==> flow/design.v (excerpt) <==
module CPU(input clk,rst,
           output [11:0] imem_addr, input [18:0] imem_data,
           output [7:0] dmem_addr, dmem_wdata, output dmem_we, dmem_re, input [7:0] dmem_rdata);
For scale: roughly 1400 cells after synthesis, ~170 flip-flops, about 59 I/O pins, about 0.013 mm² of cells after synthesis.
export LEC_CHECK = 0
export CAP_MARGIN = 35
export CELL_PAD_IN_SITES_DETAIL_PLACEMENT = 1
export CORE_ASPECT_RATIO = 0.53
export CORE_MARGIN = 5
export CORE_UTILIZATION = 58
export CTS_CLUSTER_DIAMETER = 138
export CTS_CLUSTER_SIZE = 72
export GPL_ROUTABILITY_DRIVEN = 0
export HOLD_SLACK_MARGIN = 0.03
export MAX_ROUTING_LAYER = met4
export MIN_ROUTING_LAYER = met1
export SLEW_MARGIN = 20
create_clock -name core_clock -period 9.79 [get_ports {clk}]
run.sh (not shown) runs the stock make flow with config.mk's settings and CLKGATE_MAP_FILE=.
The baseline produced a clean layout.
Change:
==> flow/config.mk (replaced) <==
export PLATFORM = sky130hd
export DESIGN_NAME = CPU
export DESIGN_NICKNAME = CPU
export VERILOG_FILES = /design/flow/design.v
export SDC_FILE = /design/flow/constraint.sdc
export NUM_CORES = 4
export LEC_CHECK = 0
export CAP_MARGIN = 20
export CORE_MARGIN = 2
export CORE_UTILIZATION = 68
export CTS_CLUSTER_DIAMETER = 30
export SETUP_SLACK_MARGIN = -0.56
export SLEW_MARGIN = 20
==> flow/constraint.sdc (replaced) <==
create_clock -name core_clock -period 5.6 [get_ports {clk}]
set_input_delay 1.1200 -clock core_clock [delete_from_list [all_inputs] [get_ports {clk}]]
set_output_delay 1.1200 -clock core_clock [all_outputs]
set_load 0.01 [all_outputs]
Result: Now the flow ran to the end with violations: negative setup slack. Clock power increases by 82%. Die size decreases by 21%. Total power increases by 85%.
Change:
--- a/flow/config.mk
+++ b/flow/config.mk
@@ -10,3 +10 @@
-export CORE_UTILIZATION = 68
-export CTS_CLUSTER_DIAMETER = 30
-export SETUP_SLACK_MARGIN = -0.56
+export CORE_UTILIZATION = 57
==> flow/constraint.sdc (replaced) <==
create_clock -name core_clock -period 3.56 [get_ports {clk}]
set_input_delay 0.7120 -clock core_clock [delete_from_list [all_inputs] [get_ports {clk}]]
set_output_delay 0.7120 -clock core_clock [all_outputs]
set_load 0.01 [all_outputs]
The changed run completed and failed the layout checks on negative setup slack.
Non-clock buffer count came out higher by 147.
Flip-flop count does not change.
Clock-buffer cell count came out lower by 1.
Sequential share of layout area came out lower by 3.2 points.
Routed wire length came out higher by 5.5%.
Clock power came out higher by 62%.
Synthesized cell count does not change.
Clock skew came out higher by 6.5 ps.
Change:
--- a/flow/config.mk
+++ b/flow/config.mk
@@ -10 +10,2 @@
-export CORE_UTILIZATION = 57
+export CORE_UTILIZATION = 40
+export SETUP_SLACK_MARGIN = 0.98
Result: The changed run reached the layout checks and failed them: negative setup slack; count of clock-buffer cells in the layout is higher by 1; flip-flop count stays the same; final area rose by 3.5%; register-to-register slack loses 290 ps; via count falls by 4.6%; routed wire length drops by 3.9%; global-route usage came out lower by 12 points; fmax drops by 5.0%; worst hold slack is about the same; power goes up by 2.3%; non-clock buffer count rises by 39.
Change:
--- a/flow/config.mk
+++ b/flow/config.mk
@@ -10,2 +10 @@
-export CORE_UTILIZATION = 40
-export SETUP_SLACK_MARGIN = 0.98
+export CORE_UTILIZATION = 49
==> flow/constraint.sdc (replaced) <==
create_clock -name core_clock -period 7.36 [get_ports {clk}]
set_input_delay 1.4720 -clock core_clock [delete_from_list [all_inputs] [get_ports {clk}]]
set_output_delay 1.4720 -clock core_clock [all_outputs]
set_load 0.01 [all_outputs]
The changed run produced a clean layout.
Routed wire length fell by 8.5%.
Clock power came out lower by 47%.
Hold slack gains 3.4 ps.
Utilization increases by 2.5 points.
Setup slack is better by 2500 ps.
Change:
--- a/flow/config.mk
+++ b/flow/config.mk
@@ -10 +10 @@
-export CORE_UTILIZATION = 49
+export CORE_UTILIZATION = 40
Outcome: Setup slack is worse by 9.1 ps; synthesized cell count stays the same; final area hardly moves; core utilization falls by 11 points; total power decreases by 1.7%; via count drops by 1.2%; die area increases by 22%; sequential share of layout area barely changes.
Power is estimated from default activity; no workload was simulated.
